==> run A: inputs <==
Design cordic_pipeline, start of the top module:
module cordic_pipeline(clk, x0, y0, z0, out_x, out_y, out_z);
Settings: LEC_CHECK=0, CAP_MARGIN=20, CORE_MARGIN=2, CORE_UTILIZATION=72, PLACE_DENSITY=0.67, SETUP_SLACK_MARGIN=-0.24, SLEW_MARGIN=20; clock period 2.29 ns.
run.sh (not shown) runs the stock make flow with config.mk's settings and CLKGATE_MAP_FILE=.
==> run K: changes against run A <==
CORE_UTILIZATION = 40   (was 72)
PLACE_DENSITY = default   (was 0.67)
SETUP_SLACK_MARGIN = default   (was -0.24)
==> flow/constraint.sdc (replaced) <==
create_clock -name core_clock -period 4.0 [get_ports {clk}]
set_input_delay 0.8000 -clock core_clock [delete_from_list [all_inputs] [get_ports {clk}]]
set_output_delay 0.8000 -clock core_clock [all_outputs]
set_load 0.01 [all_outputs]
==> run Z: changes against run A <==
CORE_UTILIZATION = 15   (was 72)
PLACE_DENSITY = default   (was 0.67)
SETUP_SLACK_MARGIN = default   (was -0.24)
==> flow/constraint.sdc (replaced) <==
create_clock -name core_clock -period 5.23 [get_ports {clk}]
set_input_delay 1.0460 -clock core_clock [delete_from_list [all_inputs] [get_ports {clk}]]
set_output_delay 1.0460 -clock core_clock [all_outputs]
set_load 0.01 [all_outputs]
==> comparison <==
In run Z the core utilization is lower than in run K, by 28 points. The die size of run Z is 4.7 times that of run A. Flip-flop count is the same in run Z and run K. Hold slack: run K is lower than run Z (0.031 ns). Run K went through all stages and came out clean. Run A never finished: it broke off in clock tree synthesis, error DPL-0038. Run Z produced a clean layout.
==> figures <==
Post-layout instance count excluding filler cells: run K 6702; run A -; run Z 9050
Worst setup SP type: run K input pin; run A -; run Z register
Buffering overhead: run K 3.12%; run A -; run Z 2.12%
Outcome: run K timing/DRC/antenna clean; run A stopped before the end; run Z timing/DRC/antenna clean
Stage where the flow stopped: run K -; run A clock tree synthesis; run Z -
Unrepaired setup endpoints after global routing: run K no; run A -; run Z no
Antenna diode count: run K 0; run A -; run Z 0
# placed instances: run K 6585; run A 6967; run Z 8958
Post-placement setup slack: run K -0.373 ns; run A -1.70 ns; run Z 0.557 ns

==> v24 <==
cordic_pipeline again, from the RTL that the note above started with.
make LEC_CHECK=0 ABC_AREA=1 CAP_MARGIN=20 CORE_MARGIN=2 CORE_UTILIZATION=72 CTS_CLUSTER_SIZE=74 HOLD_SLACK_MARGIN=-0.1 SLEW_MARGIN=20 finish   # period 3.21 ns
==> v2 (differences from v24) <==
--- a/flow/config.mk
+++ b/flow/config.mk
@@ -6,9 +6,8 @@
 export NUM_CORES = 4
 export LEC_CHECK = 0
-export ABC_AREA = 1
 export CAP_MARGIN = 20
 export CORE_MARGIN = 2
-export CORE_UTILIZATION = 72
-export CTS_CLUSTER_SIZE = 74
-export HOLD_SLACK_MARGIN = -0.1
+export CORE_UTILIZATION = 40
+export GPL_ROUTABILITY_DRIVEN = 0
 export SLEW_MARGIN = 20
+export TNS_END_PERCENT = 5
==> flow/constraint.sdc (replaced) <==
create_clock -name core_clock -period 4.0 [get_ports {clk}]
set_input_delay 0.8000 -clock core_clock [delete_from_list [all_inputs] [get_ports {clk}]]
set_output_delay 0.8000 -clock core_clock [all_outputs]
set_load 0.01 [all_outputs]
==> v21 (differences from v24) <==
--- a/flow/config.mk
+++ b/flow/config.mk
@@ -6,9 +6,10 @@
 export NUM_CORES = 4
 export LEC_CHECK = 0
-export ABC_AREA = 1
+export ABC_AREA = 0
 export CAP_MARGIN = 20
 export CORE_MARGIN = 2
 export CORE_UTILIZATION = 72
-export CTS_CLUSTER_SIZE = 74
-export HOLD_SLACK_MARGIN = -0.1
+export CTS_CLUSTER_DIAMETER = 400
+export CTS_CLUSTER_SIZE = 100
+export PLACE_DENSITY = 0.8
 export SLEW_MARGIN = 20
==> flow/constraint.sdc (replaced) <==
create_clock -name core_clock -period 2.62 [get_ports {clk}]
set_input_delay 0.5240 -clock core_clock [delete_from_list [all_inputs] [get_ports {clk}]]
set_output_delay 0.5240 -clock core_clock [all_outputs]
set_load 0.01 [all_outputs]
==> qor summary <==
Result of the run: v21 did not finish; v24 timing/DRC/antenna clean; v2 timing/DRC/antenna clean
Last stage reached: v21 5_1_grt; v24 -; v2 -
Shortest period the worst path allows: v21 -; v24 2.94 ns; v2 3.80 ns
Fmax achieved: v21 -; v24 340 MHz; v2 263 MHz
Number of signal-net inverters in the final layout: v21 -; v24 1426; v2 836
Gpl congestion: v21 0.900; v24 0.952; v2 -
Number of endpoints with negative hold slack in the final report: v21 -; v24 0; v2 0
Max Cap Viol: v21 -; v24 0; v2 0
Clock slew at reported path FFs: v21 -; v24 0.06 ns; v2 0.06 ns
Mux frac, synth: v21 0.00634; v24 0; v2 0.00634
Setup slack, reg-to-reg: v21 -; v24 0.27 ns; v2 0.20 ns
Kind of critical path: v21 -; v24 flip-flop to flip-flop; v2 flip-flop to flip-flop
Area of the mapped netlist: v21 44400 sq um; v24 49200 sq um; v2 44400 sq um
Non-clock buffer share of cell area: v21 -; v24 0.0272; v2 0.0308
First-pass detailed-route iteration total: v21 -; v24 9; v2 6
DIE AREA: v21 63600 sq um; v24 70500 sq um; v2 114000 sq um
Core region area: v21 61400 sq um; v24 67400 sq um; v2 110000 sq um
Bufs and invs on worst path: v21 -; v24 4; v2 2
Setup WS post-layout: v21 -; v24 0.265 ns; v2 0.197 ns
Core Util at FP: v21 0.723; v24 0.730; v2 0.402
Clock buffers created by TritonCTS: v21 9; v24 59; v2 66
Transition time at the pin with the least slew margin: v21 -; v24 0.546 ns; v2 0.611 ns
Number of standard cells reported by yosys: v21 4996; v24 7043; v2 4996

==> inputs of run a <==
==> flow/design.v <==
`timescale 1ns / 1ps
module cordic_single_stage #(parameter m = 6, parameter n = 10, parameter iter_length = 4)(clk, x_in, y_in, z_in, i, atan, x_out, y_out, z_out);
	input clk;
	input signed [m + n - 1:0] x_in, y_in, z_in;
	input signed [m + n - 1:0] atan;
	input [iter_length - 1:0] i;
	output reg [m + n - 1:0] x_out, y_out, z_out;
	reg signed [1:0] d;	
	always @(posedge clk) begin
		d = z_in[m + n - 1] == 1'b0 ? 1 : -1;
		x_out <= x_in - d * (y_in >>> i);
		y_out <= y_in + d * (x_in >>> i);
		z_out <= z_in - d * atan;
	end
endmodule
`timescale 1ns / 1ps
module cordic_pipeline(clk, x0, y0, z0, out_x, out_y, out_z);
	parameter M = 6;
	parameter N = 10;
	parameter ITER_BIT = 4;
	parameter ITER_COUNT = 11;
	input clk;
	input signed [M + N - 1:0] x0;
	input signed [M + N - 1:0] y0;
	input signed [M + N - 1:0] z0;
	output signed [M + N - 1:0] out_x;
	output signed [M + N - 1:0] out_y;
	output signed [M + N - 1:0] out_z;
	reg signed [M + N - 1:0] atan_lut [ITER_COUNT:0];
	initial begin
		atan_lut[0] = 16'b0000001100100100;
		atan_lut[1] = 16'b0000000111011010;
		atan_lut[2] = 16'b0000000011111010;
		atan_lut[3] = 16'b0000000001111111;
		atan_lut[4] = 16'b0000000000111111;
		atan_lut[5] = 16'b0000000000011111;
		atan_lut[6] = 16'b0000000000001111;
		atan_lut[7] = 16'b0000000000000111;
		atan_lut[8] = 16'b0000000000000011;
		atan_lut[9] = 16'b0000000000000001;
		atan_lut[10] = 16'b0000000000000000;
		atan_lut[11] = 16'b0000000000000000;
	end
	wire signed [M + N - 1:0] x_values [ITER_COUNT:0];
	wire signed [M + N - 1:0] y_values [ITER_COUNT:0];
	wire signed [M + N - 1:0] z_values [ITER_COUNT:0];
	assign x_values[0] = x0;
	assign y_values[0] = y0;
	assign z_values[0] = z0;
	genvar i;
	generate
		for (i = 0; i < ITER_COUNT; i = i + 1)
			begin
				cordic_single_stage #(.m(M), .n(N), .iter_length(ITER_BIT)) stage (
					 .clk(clk), 
					 .x_in(x_values[i]), 
					 .y_in(y_values[i]), 
					 .z_in(z_values[i]), 
					 .i(i), 
					 .atan(atan_lut[i]), 
					 .x_out(x_values[i + 1]), 
					 .y_out(y_values[i + 1]), 
					 .z_out(z_values[i + 1])
				);
			end
	endgenerate
	assign out_x = x_values[ITER_COUNT];
	assign out_y = y_values[ITER_COUNT];
	assign out_z = z_values[ITER_COUNT];
endmodule
==> flow/run.sh <==
#!/bin/bash
# the make line also repeats each setting of config.mk as NAME=value (left out here)
make -C /OpenROAD-flow-scripts/flow DESIGN_CONFIG=/design/flow/config.mk WORK_HOME=/design/flow/orfs CLKGATE_MAP_FILE= finish
==> flow/config.mk <==
export PLATFORM = sky130hd
export DESIGN_NAME = cordic_pipeline
export DESIGN_NICKNAME = cordic_pipeline
export VERILOG_FILES = /design/flow/design.v
export SDC_FILE = /design/flow/constraint.sdc
export NUM_CORES = 4
export LEC_CHECK = 0
export ABC_AREA = 1
export CAP_MARGIN = 20
export CORE_MARGIN = 2
export CORE_UTILIZATION = 68
export CTS_CLUSTER_SIZE = 74
export SLEW_MARGIN = 20
==> flow/constraint.sdc <==
create_clock -name core_clock -period 2.71 [get_ports {clk}]
set_input_delay 0.5420 -clock core_clock [delete_from_list [all_inputs] [get_ports {clk}]]
set_output_delay 0.5420 -clock core_clock [all_outputs]
set_load 0.01 [all_outputs]
==> run b (differences from run a) <==
--- a/flow/config.mk
+++ b/flow/config.mk
@@ -7,7 +7,5 @@
 export LEC_CHECK = 0
-export ABC_AREA = 1
 export CAP_MARGIN = 20
 export CORE_MARGIN = 2
-export CORE_UTILIZATION = 68
-export CTS_CLUSTER_SIZE = 74
+export CORE_UTILIZATION = 40
 export SLEW_MARGIN = 20
==> flow/constraint.sdc (replaced) <==
create_clock -name core_clock -period 3.82 [get_ports {clk}]
set_input_delay 0.7640 -clock core_clock [delete_from_list [all_inputs] [get_ports {clk}]]
set_output_delay 0.7640 -clock core_clock [all_outputs]
set_load 0.01 [all_outputs]
==> qor summary <==
|  | run a | run b |
|---|---|---|
| Result of the run | complete, but fails checks | timing/DRC/antenna clean |
| Violated checks | setup timing | - |
| Most common cell in the netlist | nand2_1 | inv_1 |
| Filler instances | 5052 | 10800 |
| Placement Cell Area | 53200 um^2 | 47800 um^2 |
| Antenna violations before repair | 1 | 2 |
| Launching element type of the critical path | register | primary input |
| Critical path buffer and inverter count | 4 | 5 |
| Final cell area excluding filler cells | 57500 um^2 | 50100 um^2 |
| Core utilization before placement | 0.687 | 0.402 |
| Count of standard-cell rows | 98 | 122 |
| Warning total across the stage logs | 44 | 39 |
| Register fraction of the total cell area | 0.184 | 0.211 |
| Post-synthesis cell count from yosys | 7043 | 4996 |
| Final estimated routing congestion in global placement | 0.943 | 0.865 |
| Number of cells on the worst reg-to-reg path | 15 | 13 |
| Netlist Area Pre-Place | 49200 um^2 | 44400 um^2 |
| Routed length on met3 | 7800 um | 2750 um |

==> try-indigo: inputs <==
Starts from the design.v that is shown in full above.
Settings: LEC_CHECK=0, CAP_MARGIN=20, CELL_PAD_IN_SITES_GLOBAL_PLACEMENT=2, CORE_MARGIN=9, CORE_UTILIZATION=31, CTS_CLUSTER_DIAMETER=184, GPL_ROUTABILITY_DRIVEN=0, PLACE_DENSITY_LB_ADDON=0.17, SETUP_SLACK_MARGIN=0.39, SLEW_MARGIN=20; clock period 4.0 ns.
==> try-nickel: changes against try-indigo <==
==> flow/config.mk (replaced) <==
export PLATFORM = sky130hd
export DESIGN_NAME = cordic_pipeline
export DESIGN_NICKNAME = cordic_pipeline
export VERILOG_FILES = /design/flow/design.v
export SDC_FILE = /design/flow/constraint.sdc
export NUM_CORES = 4
export LEC_CHECK = 0
export CAP_MARGIN = 20
export CORE_MARGIN = 2
export CORE_UTILIZATION = 60
export SLEW_MARGIN = 20
==> flow/constraint.sdc (replaced) <==
create_clock -name core_clock -period 2.16 [get_ports {clk}]
set_input_delay 0.4320 -clock core_clock [delete_from_list [all_inputs] [get_ports {clk}]]
set_output_delay 0.4320 -clock core_clock [all_outputs]
set_load 0.01 [all_outputs]
==> comparison table <==
|  | try-nickel | try-indigo |
|---|---|---|
| Outcome | finished with violations | complete, no violations |
| Reasons for failing layout checks | setup timing | - |
| Total negative slack for setup checks | -203300 ps | 0 ps |
| Flop2flop setup slack | -1120 ps | 500 ps |
| Reg-to-reg critical path endpoint | genblk1[4].stage.x_out[14]$_DFF_P_ | genblk1[5].stage.y_out[14]$_DFF_P_ |
| Part of the cycle the worst path needs | 152% | 87.4% |
| Clock-pin slew on the worst setup and hold paths | 70 ps | 60 ps |
| Detailed-route wire length on metal 1 | 51.1 mm | 49.8 mm |
| Clkbuf count | 84 | 108 |
| Non-clock buffer instance count of the final layout | 1523 | 188 |
| Chip height | 276 microns | 396 microns |
| Growth of design area from synthesis to finish | 46.5% | 15.2% |
| Worst setup path endpoint | genblk1[4].stage.x_out[14]$_DFF_P_ | genblk1[5].stage.y_out[14]$_DFF_P_ |

==> v25 <==
RTL: the design.v shown in full above, as it stands there.
clock: 2.16 ns
lec_check: 0
cap_margin: 20
core_aspect_ratio: 0.5
core_margin: 2
core_utilization: 69
cts_cluster_diameter: 370
cts_cluster_size: 49
place_density_lb_addon: 0.0
setup_slack_margin: 0.63
slew_margin: 20
==> inputs of v4, as changes to v25 <==
Settings changed: CORE_ASPECT_RATIO 0.5 to not set, CORE_UTILIZATION 69 to 23, CTS_CLUSTER_DIAMETER 370 to not set, CTS_CLUSTER_SIZE 49 to not set, PLACE_DENSITY_LB_ADDON 0.0 to not set, SETUP_SLACK_MARGIN 0.63 to not set.
==> flow/constraint.sdc (replaced) <==
create_clock -name core_clock -period 3.82 [get_ports {clk}]
set_input_delay 0.7640 -clock core_clock [delete_from_list [all_inputs] [get_ports {clk}]]
set_output_delay 0.7640 -clock core_clock [all_outputs]
set_load 0.01 [all_outputs]
==> inputs of v31, as changes to v25 <==
Settings changed: CORE_ASPECT_RATIO 0.5 to not set, CORE_UTILIZATION 69 to 72, CTS_CLUSTER_DIAMETER 370 to not set, CTS_CLUSTER_SIZE 49 to 39, PLACE_DENSITY set to 0.67, PLACE_DENSITY_LB_ADDON 0.0 to not set, SETUP_SLACK_MARGIN 0.63 to -0.24.
==> flow/constraint.sdc (replaced) <==
create_clock -name core_clock -period 2.3 [get_ports {clk}]
set_input_delay 0.4600 -clock core_clock [delete_from_list [all_inputs] [get_ports {clk}]]
set_output_delay 0.4600 -clock core_clock [all_outputs]
set_load 0.01 [all_outputs]
==> summary of the runs <==
v4 finished with timing, DRC and antenna clean. v25 aborted during clock tree synthesis (DPL-0033). v31 ended with an error in clock tree synthesis on DPL-0038. The die area of v4 is 3.0 times that of v25. In synthesized cell count, v31 and v25 do not differ. Synthesized area is the same in v31 and v25.
